== run 1 ==
// dmc_top
module dmc_top (
    input         clk_i,
    input         rst_n_i,
    input         start_i,
    input         read_i,
    input         write_i,
    input  [31:0] address_i,
    input  [31:0] data_i,
    output [31:0] data_o,
    output        ready_o,
    output        mem_read_o,
    output        mem_write_o,
    output [31:0] mem_address_o,
    output [31:0] mem_data_o,
    input  [31:0] mem_data_i
);
make LEC_CHECK=0 ABC_AREA=1 CAP_MARGIN=40 CORE_ASPECT_RATIO=0.81 CORE_MARGIN=2 CORE_UTILIZATION=72 CTS_CLUSTER_DIAMETER=373 CTS_CLUSTER_SIZE=13 HOLD_SLACK_MARGIN=0.05 MIN_ROUTING_LAYER=met1 PLACE_DENSITY_LB_ADDON=0.07 SETUP_SLACK_MARGIN=0.31 SLEW_MARGIN=30 TNS_END_PERCENT=40 finish   # period 2.33 ns
run.sh (not shown) runs the stock make flow with config.mk's settings and CLKGATE_MAP_FILE=.
Run 1: all stages done; final checks FAILED (setup timing).
#### Input delta (run 2 over run 1)
# run 1
export LEC_CHECK = 0
export ABC_AREA = 1
export CAP_MARGIN = 40
export CORE_ASPECT_RATIO = 0.81
export CORE_MARGIN = 2
export CORE_UTILIZATION = 72
export CTS_CLUSTER_DIAMETER = 373
export CTS_CLUSTER_SIZE = 13
export HOLD_SLACK_MARGIN = 0.05
export MIN_ROUTING_LAYER = met1
export PLACE_DENSITY_LB_ADDON = 0.07
export SETUP_SLACK_MARGIN = 0.31
export SLEW_MARGIN = 30
export TNS_END_PERCENT = 40
create_clock -name core_clock -period 2.33 [get_ports {clk_i}]
# run 2
export LEC_CHECK = 0
export ABC_AREA = 1
export CAP_MARGIN = 20
export CORE_MARGIN = 2
export CORE_UTILIZATION = 72
export SLEW_MARGIN = 20
create_clock -name core_clock -period 3.55 [get_ports {clk_i}]
--- outcome ---
Looking at the reports, run 2 completed the entire flow and the layout it produced met the timing, DRC and antenna checks.
Run 2: worst setup margin higher than run 1
In the reports for run 2 and run 1, the larger global routing met1 resource utilization belongs to run 1.
According to the power report, total power for run 2 is lower than for run 1.
For the required arrival time at the worst endpoint, run 2 came in 1370 ps higher than run 1 did.
Diode insertion count for antenna repair delta for run 2 relative to run 1: 3 lower
Post-place instance area: run 2 and run 1 compared, higher one is run 1
Total die size delta (run 1 -> run 2): insignificant
Between run 2 and run 1, the arrival time at the worst endpoint is higher for run 2.
Run 2 vs run 1, sequential share of layout area went up by 2.6 points.
--- input diff run 2..run 3 ---
# run 2
export LEC_CHECK = 0
export ABC_AREA = 1
export CAP_MARGIN = 20
export CORE_MARGIN = 2
export CORE_UTILIZATION = 72
export SLEW_MARGIN = 20
create_clock -name core_clock -period 3.55 [get_ports {clk_i}]
# run 3
export LEC_CHECK = 0
export CAP_MARGIN = 20
export CORE_MARGIN = 2
export CORE_UTILIZATION = 72
export CTS_CLUSTER_SIZE = 41
export PLACE_DENSITY = 0.36
export SETUP_SLACK_MARGIN = 0.68
export SLEW_MARGIN = 20
export TNS_END_PERCENT = 5
create_clock -name core_clock -period 2.33 [get_ports {clk_i}]
| run 3 | all stages done | FAIL | setup timing |. When run 3 is set beside run 2, its synthesized area turns out to be about 1.5% smaller. Run 3 vs run 2: part of the power in registers down in run 3. Delta(wire length of the first global-routing pass, run 3 - run 2) < 0. Run 3 ended up with a higher critical path depth than run 2 did. In run 3, the worst-case vdd ir drop came out 10% above the value in run 2. Run comparison: run 3 main logic family after synthesis multiplexers; run 2 main logic family after synthesis simple AND/OR/NAND/NOR gates.

Starting RTL as in the previous note.
Settings: LEC_CHECK=0, CAP_MARGIN=20, CORE_MARGIN=2, CORE_UTILIZATION=72, CTS_CLUSTER_SIZE=29, HOLD_SLACK_MARGIN=0.28, PLACE_DENSITY_LB_ADDON=0.0, SETUP_SLACK_MARGIN=0.85, SLEW_MARGIN=20, TNS_END_PERCENT=5; clock period 2.87 ns.
The starting point finished but fails on negative setup slack.
Next try:
Settings changed: CORE_UTILIZATION 72 to 40, CTS_CLUSTER_SIZE 29 to not set, HOLD_SLACK_MARGIN 0.28 to not set, PLACE_DENSITY_LB_ADDON 0.0 to not set, SETUP_SLACK_MARGIN 0.85 to 0.15, TNS_END_PERCENT 5 to not set.
Clock period 2.87 ns to 4.19 ns, I/O delays scaled along.
With this change the flow completed without violations.
Non-clock buffer count came out lower by 134.
Area after synthesis does not change.
Via count goes down by roughly a tenth.
Routed wire length fell by about a fifth.
Setup slack improved by 1100 ps.
Combinational power came out lower by well over a third.
Design area is lower slightly.
Next try:
Settings changed: CORE_UTILIZATION 40 to 72, CTS_CLUSTER_SIZE set to 41, SETUP_SLACK_MARGIN 0.15 to 0.33.
Clock period 4.19 ns to 2.33 ns, I/O delays scaled along.
Effect: This time the run completed, yet does not pass: negative setup slack; wire length climbs by 21%; area after synthesis is unchanged; final area increases by 1.7%; final cell count came out lower by 13%; clock power came out higher by 68%; clock-buffer cell count goes down by 6; worst setup slack got worse by 1500 ps; first-iteration DRC count goes up by 91%; synthesized cell count is unchanged.
Next try:
Settings changed: ABC_AREA set to 1, CAP_MARGIN 20 to 10, CORE_ASPECT_RATIO set to 0.5, CTS_CLUSTER_DIAMETER set to 104, CTS_CLUSTER_SIZE 41 to 13, HOLD_SLACK_MARGIN set to -0.08, MIN_ROUTING_LAYER set to met1, PLACE_DENSITY_LB_ADDON set to 0.02, SETUP_SLACK_MARGIN 0.33 to 0.69, SLEW_MARGIN 20 to 30, TNS_END_PERCENT set to 40.
=> The new run finished but fails on negative setup slack; sequential power barely changes; synthesized area went up by 1.6%; routed wire length increases by 14%; combinational power shrinks by about 6%.
Next try:
Settings changed: ABC_AREA 1 to not set, CAP_MARGIN 10 to 20, CORE_ASPECT_RATIO 0.5 to not set, CORE_UTILIZATION 72 to 40, CTS_CLUSTER_DIAMETER 104 to not set, CTS_CLUSTER_SIZE 13 to not set, HOLD_SLACK_MARGIN -0.08 to not set, MIN_ROUTING_LAYER met1 to not set, PLACE_DENSITY_LB_ADDON 0.02 to not set, SETUP_SLACK_MARGIN 0.69 to not set, SLEW_MARGIN 30 to 20, TNS_END_PERCENT 40 to not set.
Clock period 2.33 ns to 4.19 ns, I/O delays scaled along.
With this change the flow produced a clean layout.
Count of clock-buffer cells in the layout fell by 17.
Routed wire length fell by about 27%.
Combinational power fell by 49%.
Sequential power fell by 44%.
Next try:
Settings changed: CORE_UTILIZATION 40 to 72, CTS_CLUSTER_SIZE set to 29, HOLD_SLACK_MARGIN set to 0.28, PLACE_DENSITY_LB_ADDON set to 0.0, SETUP_SLACK_MARGIN set to -0.27.
Clock period 4.19 ns to 2.86 ns, I/O delays scaled along.
Outcome:
- Now the flow completed, yet does not pass: negative setup slack
- worst setup slack got worse by 940 ps
- fmax grows by about 11%
- power rises by about 40%
- register-to-register slack got worse by 940 ps
- core utilization went up by 39 points
- via count climbs by about 16%
- combinational power goes up by 66%
- global-route usage rose by 20 points

dmc_top again, from the RTL that the note above started with.
clock: 2.33 ns
lec_check: 0
cap_margin: 20
core_margin: 2
core_utilization: 72
cts_cluster_size: 29
setup_slack_margin: 0.3
slew_margin: 20
The first run finished with setup timing left.
Then changed:
CORE_UTILIZATION = 66   (was 72)
CTS_CLUSTER_SIZE = unset   (was 29)
SETUP_SLACK_MARGIN = unset   (was 0.3)
clock period = 4.03 ns   (was 2.33 ns; I/O delays follow)
Now the flow completed with no timing, DRC or antenna violations.
Via count is lower by roughly a tenth.
Wire length is lower by about a fifth.
Setup slack improved by 1.3 ns.
Hold slack improved by 0.077 ns.
Die area is higher by a little under a tenth.
Design area is lower by a few percent.
Synthesized cell count is unchanged.
Non-clock buffer count is lower by 191.
Then changed:
CORE_UTILIZATION = 64   (was 66)
clock period = 2.33 ns   (was 4.03 ns; I/O delays follow)
- The new run finished with setup timing left
- non-clock buffer count came out higher by 217
- hold slack loses 0.060 ns
- via count came out higher by a few percent
- sequential power came out higher by well over a third
- cell area came out higher by a few percent
- routed wire length came out higher by a few percent
- count of clock-buffer cells in the layout came out higher by 9
Then changed:
ABC_AREA = 1   (was unset)
CAP_MARGIN = 10   (was 20)
CORE_ASPECT_RATIO = 0.81   (was unset)
CORE_UTILIZATION = 72   (was 64)
CTS_CLUSTER_DIAMETER = 104   (was unset)
CTS_CLUSTER_SIZE = 13   (was unset)
HOLD_SLACK_MARGIN = 0.05   (was unset)
MIN_ROUTING_LAYER = met1   (was unset)
PLACE_DENSITY_LB_ADDON = 0.02   (was unset)
SETUP_SLACK_MARGIN = 0.31   (was unset)
SLEW_MARGIN = 30   (was 20)
TNS_END_PERCENT = 40   (was unset)
The changed run finished but failed the layout checks on setup timing.
First-iteration DRC count went up to 2.5 times its value.
Cell area went up slightly.
Global-route usage went up by 13 points.
Maximum frequency went up by a few percent.
Power went down by a few percent.
Non-clock buffer count went up by 208.
Critical path depth went up by 4.

Starting RTL as in the previous note.
## dmc_top
module dmc_top (
    input         clk_i,
    input         rst_n_i,
    input         start_i,
    input         read_i,
    input         write_i,
    input  [31:0] address_i,
    input  [31:0] data_i,
    output [31:0] data_o,
    output        ready_o,
    output        mem_read_o,
    output        mem_write_o,
    output [31:0] mem_address_o,
    output [31:0] mem_data_o,
    input  [31:0] mem_data_i
);
localparam BLOCK_SIZE = 32;
localparam NUM_OF_BLOCKS_PER_LINE = 4;
localparam NUM_OF_CACHE_LINES = 4;
localparam ADDRESS_SIZE = 32;
localparam LINE_SIZE = NUM_OF_BLOCKS_PER_LINE * BLOCK_SIZE;
wire hit, read_flush, read_fetch, write_flush, write_fetch;
wire cache_read, cache_write, cache_read_line, cache_write_line;
wire [BLOCK_SIZE - 1: 0]   data_from_cache, data_to_cache;
wire [ADDRESS_SIZE - 1: 0] address_from_cache, address_to_cache;
wire [LINE_SIZE - 1: 0]    line_from_cache, line_to_cache;
DMC_Controller #(.BLOCK_SIZE(BLOCK_SIZE), .NUM_OF_BLOCKS_PER_LINE(NUM_OF_BLOCKS_PER_LINE),
                 .NUM_OF_CACHE_LINES(NUM_OF_CACHE_LINES), .ADDRESS_SIZE(ADDRESS_SIZE)) controller (
    .clk_i(clk_i),
    .rst_n_i(rst_n_i),
    .write_i(write_i),
    .read_i(read_i),
    .hit_i(hit),
    .start_from_CPU_i(start_i),
    .read_flush_i(read_flush),
    .read_fetch_i(read_fetch),
    .write_flush_i(write_flush),
    .write_fetch_i(write_fetch),
  ...
==> flow/config.mk <==
export PLATFORM = sky130hd
export DESIGN_NAME = dmc_top
export DESIGN_NICKNAME = dmc_top
export VERILOG_FILES = /design/flow/design.v
export SDC_FILE = /design/flow/constraint.sdc
export NUM_CORES = 4
export LEC_CHECK = 0
export ABC_AREA = 1
export CAP_MARGIN = 20
export CELL_PAD_IN_SITES_DETAIL_PLACEMENT = 2
export CELL_PAD_IN_SITES_GLOBAL_PLACEMENT = 2
export CORE_ASPECT_RATIO = 0.56
export CORE_MARGIN = 4
export CORE_UTILIZATION = 40
export CTS_CLUSTER_DIAMETER = 140
export GPL_TIMING_DRIVEN = 0
export MAX_ROUTING_LAYER = met5
export MIN_ROUTING_LAYER = met2
export SETUP_SLACK_MARGIN = 1.54
export SLEW_MARGIN = 25
export TNS_END_PERCENT = 90
==> flow/constraint.sdc <==
create_clock -name core_clock -period 5.3 [get_ports {clk_i}]
set_input_delay 1.0600 -clock core_clock [delete_from_list [all_inputs] [get_ports {clk_i}]]
set_output_delay 1.0600 -clock core_clock [all_outputs]
set_load 0.01 [all_outputs]
The baseline aborted during global routing with GRT-0116.
Change:
- ABC_AREA: 1 -> default
- CELL_PAD_IN_SITES_DETAIL_PLACEMENT: 2 -> default
- CELL_PAD_IN_SITES_GLOBAL_PLACEMENT: 2 -> default
- CORE_ASPECT_RATIO: 0.56 -> default
- CORE_MARGIN: 4 -> 2
- CTS_CLUSTER_DIAMETER: 140 -> default
- GPL_TIMING_DRIVEN: 0 -> default
- MAX_ROUTING_LAYER: met5 -> default
- MIN_ROUTING_LAYER: met2 -> default
- SETUP_SLACK_MARGIN: 1.54 -> default
- SLEW_MARGIN: 25 -> 20
- TNS_END_PERCENT: 90 -> default
- clock period: 5.3 -> 3.13 ns (I/O delays scaled with it)
Outcome:
- The new run reached the layout checks and failed them: setup timing
- synthesized cell count went down by 33%
- synthesized area goes down by 1.5%
- die size is lower by 3.7%
Change:
- CORE_UTILIZATION: 40 -> 16
- clock period: 3.13 -> 4.19 ns (I/O delays scaled with it)
After rerunning: The changed run passed the timing, DRC and antenna checks. Sequential share of layout area shrinks by 1.6 points. Final cell count grows by 51%. Via count shrinks by 0.76%. Worst hold slack improves by 0.0032 ns. Die area grows by 150%. First-iteration DRC count shrinks by 14%. Non-clock buffer count shrinks by 131. Clock power shrinks by 24%.
Change:
- ABC_AREA: default -> 1
- CORE_UTILIZATION: 16 -> 72
- CTS_CLUSTER_SIZE: default -> 73
- PLACE_DENSITY: default -> 0.65
- SETUP_SLACK_MARGIN: default -> 0.68
- TNS_END_PERCENT: default -> 5
- clock period: 4.19 -> 2.33 ns (I/O delays scaled with it)
Outcome:
- Now the flow produced a layout that fails on setup timing
- worst hold slack is worse by 0.062 ns
- area after synthesis increases by 1.6%
- synthesized cell count increases by about 50%

dmc_top again, from the RTL that the note above started with.
export LEC_CHECK = 0
export ABC_AREA = 1
export CAP_MARGIN = 20
export CELL_PAD_IN_SITES_DETAIL_PLACEMENT = 2
export CORE_ASPECT_RATIO = 0.85
export CORE_MARGIN = 4
export CORE_UTILIZATION = 40
export CTS_CLUSTER_DIAMETER = 140
export GPL_TIMING_DRIVEN = 0
export MAX_ROUTING_LAYER = met4
export MIN_ROUTING_LAYER = met2
export SLEW_MARGIN = 25
create_clock -name core_clock -period 5.3 [get_ports {clk_i}]
The starting point failed in global routing (5_1_grt), error GRT-0116.
==> next run, changes <==
==> flow/config.mk (replaced) <==
export PLATFORM = sky130hd
export DESIGN_NAME = dmc_top
export DESIGN_NICKNAME = dmc_top
export VERILOG_FILES = /design/flow/design.v
export SDC_FILE = /design/flow/constraint.sdc
export NUM_CORES = 4
export LEC_CHECK = 0
export CAP_MARGIN = 20
export CELL_PAD_IN_SITES_DETAIL_PLACEMENT = 2
export CORE_MARGIN = 2
export CORE_UTILIZATION = 40
export CTS_CLUSTER_DIAMETER = 140
export GPL_TIMING_DRIVEN = 0
export MAX_ROUTING_LAYER = met4
export SLEW_MARGIN = 20
After rerunning: The changed run finished with negative setup slack left; synthesized cell count went down by 33%; die size went down by 3.6%; synthesized area went down by 1.5%.
==> next run, changes <==
==> flow/config.mk (replaced) <==
export PLATFORM = sky130hd
export DESIGN_NAME = dmc_top
export DESIGN_NICKNAME = dmc_top
export VERILOG_FILES = /design/flow/design.v
export SDC_FILE = /design/flow/constraint.sdc
export NUM_CORES = 4
export LEC_CHECK = 0
export CAP_MARGIN = 20
export CORE_MARGIN = 2
export CORE_UTILIZATION = 57
export SETUP_SLACK_MARGIN = 0.71
export SLEW_MARGIN = 20
==> flow/constraint.sdc (replaced) <==
create_clock -name core_clock -period 4.03 [get_ports {clk_i}]
set_input_delay 0.8060 -clock core_clock [delete_from_list [all_inputs] [get_ports {clk_i}]]
set_output_delay 0.8060 -clock core_clock [all_outputs]
set_load 0.01 [all_outputs]
=> The changed run completed with no timing, DRC or antenna violations. Wire length decreases by 35%. Final cell count decreases by 12%. Core utilization increases by 20 points. Area after synthesis stays the same. Die size decreases by about 30%. Worst hold slack improved by 0.010 ns.
==> next run, changes <==
--- a/flow/config.mk
+++ b/flow/config.mk
@@ -8,5 +8,5 @@
 export CAP_MARGIN = 20
 export CORE_MARGIN = 2
-export CORE_UTILIZATION = 57
-export SETUP_SLACK_MARGIN = 0.71
+export CORE_UTILIZATION = 68
+export CTS_CLUSTER_SIZE = 29
 export SLEW_MARGIN = 20
==> flow/constraint.sdc (replaced) <==
create_clock -name core_clock -period 2.97 [get_ports {clk_i}]
set_input_delay 0.5940 -clock core_clock [delete_from_list [all_inputs] [get_ports {clk_i}]]
set_output_delay 0.5940 -clock core_clock [all_outputs]
set_load 0.01 [all_outputs]
Effect: The changed run completed, yet does not pass: negative setup slack. Maximum frequency goes up by a few percent. Area after synthesis stays the same. Register-to-register slack got worse by 0.87 ns. Via count went up by a few percent. Worst setup slack loses 0.87 ns. Total power rose by a quarter to a third.
==> next run, changes <==
--- a/flow/config.mk
+++ b/flow/config.mk
@@ -6,7 +6,10 @@
 export NUM_CORES = 4
 export LEC_CHECK = 0
+export ABC_AREA = 1
 export CAP_MARGIN = 20
 export CORE_MARGIN = 2
-export CORE_UTILIZATION = 68
-export CTS_CLUSTER_SIZE = 29
+export CORE_UTILIZATION = 72
+export CTS_CLUSTER_SIZE = 73
+export PLACE_DENSITY = 0.65
+export SETUP_SLACK_MARGIN = -0.13
 export SLEW_MARGIN = 20
==> flow/constraint.sdc (replaced) <==
create_clock -name core_clock -period 2.33 [get_ports {clk_i}]
set_input_delay 0.4660 -clock core_clock [delete_from_list [all_inputs] [get_ports {clk_i}]]
set_output_delay 0.4660 -clock core_clock [all_outputs]
set_load 0.01 [all_outputs]
The new run finished but failed the layout checks on negative setup slack.
Clock-buffer cell count climbs by 8.
Routed wire length climbs by 39%.
Die size drops by 4.0%.
Design area climbs by 6.9%.
==> next run, changes <==
==> flow/config.mk (replaced) <==
export PLATFORM = sky130hd
export DESIGN_NAME = dmc_top
export DESIGN_NICKNAME = dmc_top
export VERILOG_FILES = /design/flow/design.v
export SDC_FILE = /design/flow/constraint.sdc
export NUM_CORES = 4
export LEC_CHECK = 0
export ABC_AREA = 1
export CAP_MARGIN = 10
export CORE_ASPECT_RATIO = 0.81
export CORE_MARGIN = 2
export CORE_UTILIZATION = 72
export CTS_CLUSTER_DIAMETER = 325
export CTS_CLUSTER_SIZE = 20
export HOLD_SLACK_MARGIN = 0.05
export MIN_ROUTING_LAYER = met1
export PLACE_DENSITY_LB_ADDON = 0.02
export SETUP_SLACK_MARGIN = 0.31
export SLEW_MARGIN = 30
export TNS_END_PERCENT = 40
- The new run finished with negative setup slack left
- fmax is lower by a few percent
- die area is about the same
- combinational power is about the same
- sequential power barely changes
- design area fell by a few percent
- register-to-register slack gets worse by 0.23 ns
- core utilization went down by 2.4 points
- total power drops by about a fifth
- critical path depth rises by 2
- worst hold slack gets better by 0.062 ns
No activity file was given, so power comes from the tool's default toggle rates.
